rev 12:
Design bldc_esc, start of the top module:
module bldc_esc #(parameter DATA_WIDTH = 16,parameter debounce = 3)(
  input clk,              		 
  input reset,            		 
  input pwm_en,						 
  input encoder_a,  				 
  input encoder_b,  				 
  input [DATA_WIDTH-1:0] pwm_period,	 
  input [DATA_WIDTH-1:0] period_reference,	 
  input [DATA_WIDTH-1:0] Kp_ext, 
  input [DATA_WIDTH-1:0] Ki_ext, 
  input [DATA_WIDTH-1:0] Kd_ext, 
  input override_internal_pid,		 
  output reg motor_positive,   		 
  output reg motor_negative 			 
);
For scale: ~88 I/O pins, roughly 23000 sq um of cells after synthesis.
Settings: LEC_CHECK=0, CAP_MARGIN=20, CORE_MARGIN=2, CORE_UTILIZATION=40, PLACE_DENSITY=0.6, SLEW_MARGIN=20; clock period 7.4 ns.
run.sh (not shown) runs the stock make flow with config.mk's settings and CLKGATE_MAP_FILE=.
Input-level comparison between rev 13 and rev 12:
-- flow/config.mk --
<<< rev 12, line 10
export CORE_UTILIZATION = 40
>>> rev 13, line 10
export CORE_UTILIZATION = 70
export CTS_CLUSTER_SIZE = 35
<<< rev 12, line 12
>>> rev 13, line 13
export SETUP_SLACK_MARGIN = 1.16
==> flow/constraint.sdc <==
create_clock -name core_clock -period 4.05 [get_ports {clk}]
set_input_delay 0.8100 -clock core_clock [delete_from_list [all_inputs] [get_ports {clk}]]
set_output_delay 0.8100 -clock core_clock [all_outputs]
set_load 0.01 [all_outputs]
[summary]
Looking across rev 13 and rev 12, the single run that reached the end with no open violations was rev 12. Ran to the end and failed final checks on negative setup slack: rev 13. Compared with rev 12, cell count in rev 13 decreased by a few percent. The maximum clock frequency of rev 13 is higher than that of rev 12. Of rev 13 and rev 12, the run reporting the higher quantity of gates resized following cts was rev 13. For rev 13, the timing startpoint of the critical path was error[3]$_DFF_PP0_, unlike rev 12, where it was error[6]$_DFF_PP0_. Of rev 13 and rev 12, it is rev 13 that has the lower least setup slack across all paths after layout. Compared with rev 12, in rev 13 core utilization went up by 42 points; wire length has increased.

## red
The RTL this note starts from:
==> flow/design.v <==
module bldc_esc #(parameter DATA_WIDTH = 16,parameter debounce = 3)(
  input clk,              		 
  input reset,            		 
  input pwm_en,						 
  input encoder_a,  				 
  input encoder_b,  				 
  input [DATA_WIDTH-1:0] pwm_period,	 
  input [DATA_WIDTH-1:0] period_reference,	 
  input [DATA_WIDTH-1:0] Kp_ext, 
  input [DATA_WIDTH-1:0] Ki_ext, 
  input [DATA_WIDTH-1:0] Kd_ext, 
  input override_internal_pid,		 
  output reg motor_positive,   		 
  output reg motor_negative 			 
);
  reg motor_pwm;
  reg [DATA_WIDTH-1:0] pwm_counter;
  reg [DATA_WIDTH-1:0] pwm_duty_cycle;
  reg [1:0]encoder_state;
  reg [1:0]prev_encoder_state;
  reg [1:0]pwm_direction;
  reg [DATA_WIDTH-1:0] period_speed ; 
  reg [DATA_WIDTH-1:0] speed_ctr;
  reg [DATA_WIDTH-1:0] Kp ;
  reg [DATA_WIDTH-1:0] Ki ;
  reg [DATA_WIDTH-1:0] Kd ;
  reg signed[DATA_WIDTH-1:0] error;
  reg signed[(DATA_WIDTH)-1:0] integral;
  reg signed[DATA_WIDTH-1:0] derivative;
  reg signed [(DATA_WIDTH)-1:0] pid_output;
  reg signed[DATA_WIDTH-1:0] previous_error;
  reg [2:0] encoder_a_shift_reg;
  reg encoder_a_reg;
  reg [2:0] encoder_b_shift_reg;
  reg encoder_b_reg;
 always @(posedge clk or posedge reset) begin
    if (reset) begin
        integral <= 16'b0;
        pwm_counter <= {DATA_WIDTH{1'b0}};
        encoder_state <= 2'b0;
        prev_encoder_state <= 2'b0;
        pwm_direction<=2'b00;
        motor_positive<=1'b0;
        motor_negative<=1'b0;
        Kp <= 16'd1;
        Ki <= 16'd0;
        Kd <= 16'd0;
        speed_ctr<={DATA_WIDTH{1'b0}};
        previous_error <= {DATA_WIDTH{1'b0}};
        error<=8'b0;
        period_speed <= 16'b0;
        pid_output <= 16'b0;
        derivative <= 16'b0;
        pwm_duty_cycle <= 16'b0;
        motor_pwm <= 1'b0;
        encoder_a_shift_reg <= 3'b0;
        encoder_a_reg <= 1'b0;
        encoder_b_shift_reg <= 3'b0;
        encoder_b_reg <= 1'b0;
    end 
    else begin
        encoder_a_shift_reg <= {encoder_a_shift_reg[debounce-2:0],encoder_a};
        if (encoder_a_shift_reg == {debounce{1'b0}} || encoder_a_shift_reg == {debounce{1'b1}})begin
            encoder_a_reg <= encoder_a_shift_reg[0];
        end
        encoder_b_shift_reg <= {encoder_b_shift_reg[debounce-2:0],encoder_b};
        if (encoder_b_shift_reg == {debounce{1'b0}} || encoder_b_shift_reg == {debounce{1'b1}})begin
            encoder_b_reg <= encoder_b_shift_reg[0];
        end
        pid_output <= Kp * error + Ki * integral + Kd * derivative;	 
        if(pid_output<1) begin			 
			pwm_duty_cycle<=pwm_period;
		end 
		else if (pid_output>pwm_period) begin	 
			pwm_duty_cycle<=1;
		end 
		else begin
			pwm_duty_cycle<= pid_output;	 
		end
        derivative <= error - previous_error;
        if (integral + error > 2047) begin  
            integral <= 2047;  
        end 
        else if (integral + error < -2048) begin
            integral <= -2048; 
        end 
        else begin
            integral <= integral + error;  
        end
        previous_error<=error;
        error <= period_reference - period_speed;
        motor_pwm <= (pwm_counter < pwm_duty_cycle) & pwm_en;  
        if (pwm_counter == pwm_period) begin
            pwm_counter <= 16'd0;
        end
        else begin
            pwm_counter <= pwm_counter + 1;
        end
        encoder_state <= {encoder_a_reg, encoder_b_reg};
        prev_encoder_state <= encoder_state;
        case ({encoder_state, prev_encoder_state})
            4'b0100, 4'b1101,4'b1011: begin 
                pwm_direction<=2'b10;
            end
            4'b1000,4'b1110,4'b0111: begin 
                pwm_direction<=2'b01;
            end
            4'b1100, 4'b0011, 4'b1001,4'b0110: begin 
                pwm_direction<=2'b00;
            end
            default: begin
                pwm_direction<=pwm_direction; 
            end
        endcase
        if(pwm_en==1'b0)begin
            motor_positive<=1'b0;
            motor_negative<=1'b0;
		end 
		else begin
            case(pwm_direction)
                2'b00: begin
      				if(period_reference>32767) begin  
						motor_positive<=1'b0;
						motor_negative<=motor_pwm;
					end
					else begin
						motor_positive<=motor_pwm;
						motor_negative<=1'b0;
					end
                end 
                2'b01:begin
                    motor_positive<=1'b0;
                    motor_negative<=motor_pwm;
                end
                2'b10:begin
                    motor_positive<=motor_pwm;
                    motor_negative<=1'b0;
                end
                default: begin
                    motor_positive <= 1'b0;
                    motor_negative <= 1'b0;
                end
            endcase
        end
		if(override_internal_pid) begin
			Kp<=Kp_ext;
			Ki<=Ki_ext;
			Kd<=Kd_ext;
		end 
		else begin
			Kp<=Kp;
			Ki<=Ki;
			Kd<=Kd;
		end
      if((prev_encoder_state[0]==1'b0 && encoder_a_reg==1'b1) || speed_ctr==16'h00ff) begin
            period_speed<=speed_ctr;
            speed_ctr<={DATA_WIDTH{1'b0}};
        end else begin
            speed_ctr<=speed_ctr+1;
        end
    end
 end
endmodule
Settings: LEC_CHECK=0, ABC_AREA=1, CAP_MARGIN=20, CORE_MARGIN=2, CORE_UTILIZATION=72, PLACE_DENSITY=0.6, SETUP_SLACK_MARGIN=1.53, SLEW_MARGIN=20; clock period 6.61 ns.
Layout checks on red: not met. Flow itself completed; violations: setup timing.
Modified inputs, blue compared to red
diff --git a/flow/config.mk b/flow/config.mk
--- a/flow/config.mk
+++ b/flow/config.mk
@@ -10,5 +10,4 @@
 export CORE_MARGIN = 2
 export CORE_UTILIZATION = 72
-export PLACE_DENSITY = 0.6
-export SETUP_SLACK_MARGIN = 1.53
+export PLACE_DENSITY = 0.42
 export SLEW_MARGIN = 20
==> flow/constraint.sdc <==
create_clock -name core_clock -period 4.31 [get_ports {clk}]
set_input_delay 0.8620 -clock core_clock [delete_from_list [all_inputs] [get_ports {clk}]]
set_output_delay 0.8620 -clock core_clock [all_outputs]
set_load 0.01 [all_outputs]
--- outcome ---
Finished, but not clean: blue, with setup timing.
Relative to red, layout-stage area growth over the synthesis result has increased by 3.2 points in blue.
blue ends up with higher final design area excluding fillers than red does.
Any difference in die area between blue and red is small enough to ignore.
Relative area of clock buffers and inverters in the final design: red vs blue — no meaningful difference
The number of antenna violations at the first check in global routing number comes out lower for red vs blue.
Portion of the clock cycle consumed by the worst path in the final layout in blue is 59 points above red.
Comparing red and blue, sequential share of layout area is higher on red.
Routed length on met2 was lower in the run labelled red.
Going from red to blue, area taken by flip-flops and latches shrinks by 0.33%.
Relative to red, slack of the critical path has gone down in blue.
Maximum number of pins on one net before global-route repair is lower on blue
For green, these inputs were changed with respect to blue:
diff --git a/flow/config.mk b/flow/config.mk
--- a/flow/config.mk
+++ b/flow/config.mk
@@ -9,5 +9,5 @@
 export CAP_MARGIN = 20
 export CORE_MARGIN = 2
-export CORE_UTILIZATION = 72
-export PLACE_DENSITY = 0.42
+export CORE_UTILIZATION = 68
+export PLACE_DENSITY = 0.6
 export SLEW_MARGIN = 20
==> flow/constraint.sdc <==
create_clock -name core_clock -period 12.0 [get_ports {clk}]
set_input_delay 2.4000 -clock core_clock [delete_from_list [all_inputs] [get_ports {clk}]]
set_output_delay 2.4000 -clock core_clock [all_outputs]
set_load 0.01 [all_outputs]
Across blue and green, a clean result was obtained everywhere but in blue. Compared to blue, green shows a wider setup margin. Compared to blue, the routing of green uses less wire.
Here is what was changed in the inputs of orange compared with green.
diff --git a/flow/config.mk b/flow/config.mk
--- a/flow/config.mk
+++ b/flow/config.mk
@@ -6,8 +6,8 @@
 export NUM_CORES = 4
 export LEC_CHECK = 0
-export ABC_AREA = 1
 export CAP_MARGIN = 20
 export CORE_MARGIN = 2
-export CORE_UTILIZATION = 68
+export CORE_UTILIZATION = 40
 export PLACE_DENSITY = 0.6
+export SETUP_SLACK_MARGIN = 0.33
 export SLEW_MARGIN = 20
==> flow/constraint.sdc <==
create_clock -name core_clock -period 7.4 [get_ports {clk}]
set_input_delay 1.4800 -clock core_clock [delete_from_list [all_inputs] [get_ports {clk}]]
set_output_delay 1.4800 -clock core_clock [all_outputs]
set_load 0.01 [all_outputs]
==> comparison <==
Going from green to orange, the routability-driven placement congestion ratio was found to have gone down by 0.019. Note that the via count recorded for orange amounts to 0.872 times the value seen in green. Summary of orange over green: final instance area about even. The wire length of the first global-routing pass on orange is in line with that on green. Re detailed router's first-iteration violation count: green was higher than orange. Looking at number of fillers in the final layout, orange sits about 100% higher than green does. Sequential area share after synthesis: orange higher than green. All-layer global routing usage came out lower on orange than on green. orange reports its worst-path cell with the longest stage delay as sky130_fd_sc_hd__dfstp_2 while green reports sky130_fd_sc_hd__dfrtp_1. Area growth from synthesis to layout for orange: 5.1 points up relative to green.
The inputs of purple differ from those of orange as listed below.
diff --git a/flow/config.mk b/flow/config.mk
--- a/flow/config.mk
+++ b/flow/config.mk
@@ -8,6 +8,6 @@
 export CAP_MARGIN = 20
 export CORE_MARGIN = 2
-export CORE_UTILIZATION = 40
+export CORE_UTILIZATION = 72
+export CTS_CLUSTER_SIZE = 100
 export PLACE_DENSITY = 0.6
-export SETUP_SLACK_MARGIN = 0.33
 export SLEW_MARGIN = 20
==> flow/constraint.sdc <==
create_clock -name core_clock -period 6.11 [get_ports {clk}]
set_input_delay 1.2220 -clock core_clock [delete_from_list [all_inputs] [get_ports {clk}]]
set_output_delay 1.2220 -clock core_clock [all_outputs]
set_load 0.01 [all_outputs]
Notes after the runs:
Comparing orange and purple, final wirelength is higher on purple. Going from orange to purple, worst slew margin relative to its limit shrinks by 2.7 points. Looking only at worst path arrival time, and setting everything else aside, the higher value of orange and purple goes to orange. Relative to orange, the final cell area reported for purple is higher. The flow completed for purple, but it is not clean: the layout still shows setup timing. For orange, the critical path startpoint was Kp[0], unlike purple, where it was Kp[3]. Diff orange -> purple: relative area change from synthesis to final layout rose by 3.6 points; fmax rose by about 0.56%; non-clock buffer count rose by 92%.

== run A ==
Starts from the design.v that is shown in full above.
==> flow/config.mk <==
export PLATFORM = sky130hd
export DESIGN_NAME = bldc_esc
export DESIGN_NICKNAME = bldc_esc
export VERILOG_FILES = /design/flow/design.v
export SDC_FILE = /design/flow/constraint.sdc
export NUM_CORES = 4
export LEC_CHECK = 0
export CAP_MARGIN = 20
export CELL_PAD_IN_SITES_DETAIL_PLACEMENT = 0
export CORE_ASPECT_RATIO = 1.26
export CORE_MARGIN = 6
export CORE_UTILIZATION = 60
export CTS_CLUSTER_DIAMETER = 103
export GPL_ROUTABILITY_DRIVEN = 1
export MAX_ROUTING_LAYER = met5
export MIN_ROUTING_LAYER = met1
export PLACE_DENSITY_LB_ADDON = 0.15
export SETUP_SLACK_MARGIN = 0.8
export SLEW_MARGIN = 20
export TNS_END_PERCENT = 55
==> flow/constraint.sdc <==
create_clock -name core_clock -period 3.6 [get_ports {clk}]
set_input_delay 0.7200 -clock core_clock [delete_from_list [all_inputs] [get_ports {clk}]]
set_output_delay 0.7200 -clock core_clock [all_outputs]
set_load 0.01 [all_outputs]
The flow completed for run A, but it is not clean: the layout still shows negative setup slack.
Modified inputs, run B compared to run A
Settings: a change of MIN_ROUTING_LAYER from met1 to met2; a change of CTS_CLUSTER_DIAMETER from 103 to 391; an added GPL_TIMING_DRIVEN of 0; a change of CORE_UTILIZATION from 60 to 28; an added ABC_AREA of 1; a change of CELL_PAD_IN_SITES_DETAIL_PLACEMENT from 0 to 1; a change of the clock period (ns, I/O delays scaled along) from 3.6 to 4.24.
Results
- Looking at cell with the largest stage delay on the worst path, the sky130_fd_sc_hd__fa_2 result is from run B; the sky130_fd_sc_hd__fa_1 one comes from run A.
- Against run A, run B comes in 0.24 ns higher on minimum clock period after layout.
- [diff] final standard cell area without fillers, run B relative to run A: regression
- Summary of run B over run A: final standard cell utilization of the core shrank by 41 points, final hold slack now smaller, worst slew margin relative to its limit lower, area figure in the yosys stat output went up 5.0%.
- Every stage of run B finished as expected; the final checks, on the other hand, flagged negative setup slack, which means the layout fails.
- Share of synthesized cell area in full adder, half adder and majority cells, run A and run B: smaller value in run B
diff inputs: run B => run C
Settings: CORE_MARGIN: 6 -> 2; CORE_UTILIZATION: 28 -> 72; CELL_PAD_IN_SITES_DETAIL_PLACEMENT: 1 -> 0; MIN_ROUTING_LAYER: met2 -> met1; CTS_CLUSTER_DIAMETER: 391 -> 103; GPL_TIMING_DRIVEN: 0 -> unset; PLACE_DENSITY_LB_ADDON: 0.15 -> 0.01; ABC_AREA: 1 -> unset; the clock period (ns, I/O delays scaled along): 4.24 -> 5.9.
- The cell with the biggest individual delay on the critical path comes out sky130_fd_sc_hd__fa_1 in one run and sky130_fd_sc_hd__fa_2 in the other, namely in run C and run B respectively.
- Going from run B to run C, wire length of the first global-routing pass down about 13%; worst setup slack increased by 1.63 ns relative to the old numbers; utilization went up by 51 points.
- Finished, but not clean: run C, with negative setup slack.
- Changes observed in run C relative to run B: number of cell rows went down by 46; clock latency reported for the late side of the worst-skew pair -0.04 ns.
- Looking only at routed via count divided by cell count, and setting everything else aside, the higher value of run C and run B goes to run B.
- Maximum fanout along the worst path: run C vs run B down 2
Changes in run D relative to run C:
Settings: a change of CORE_ASPECT_RATIO from 1.26 to 0.9; an added ABC_AREA of 1; an added HOLD_SLACK_MARGIN of -0.05.
==> results <==
Across both runs, highest clock frequency the design can meet was higher for run D than for run C. Run C → run D: cell area reported after detailed placement +1200 um2; die area +4.8%. Completing all stages was not enough for run D: its layout failed the final checks because of negative setup slack.
Edits applied to the flow inputs when going from run D to run E:
Settings: HOLD_SLACK_MARGIN no longer set, was -0.05; PLACE_DENSITY_LB_ADDON now 0.15, was 0.01; ABC_AREA no longer set, was 1; CORE_ASPECT_RATIO now 1.26, was 0.9; the clock period (ns, I/O delays scaled along) now 7.36, was 5.9.
--- outcome ---
Run E has completed all stages; timing, DRC and antenna checks passed. Global-route wire length before repair for run E is lower than for run D. In the flow results for run E and run D, the first-iteration DRC count is larger on run D. Run E vs. run D: non-clock buffer count went down by about 40%, setup slack shows an increase of 1.43 ns, utilization now sits lower.
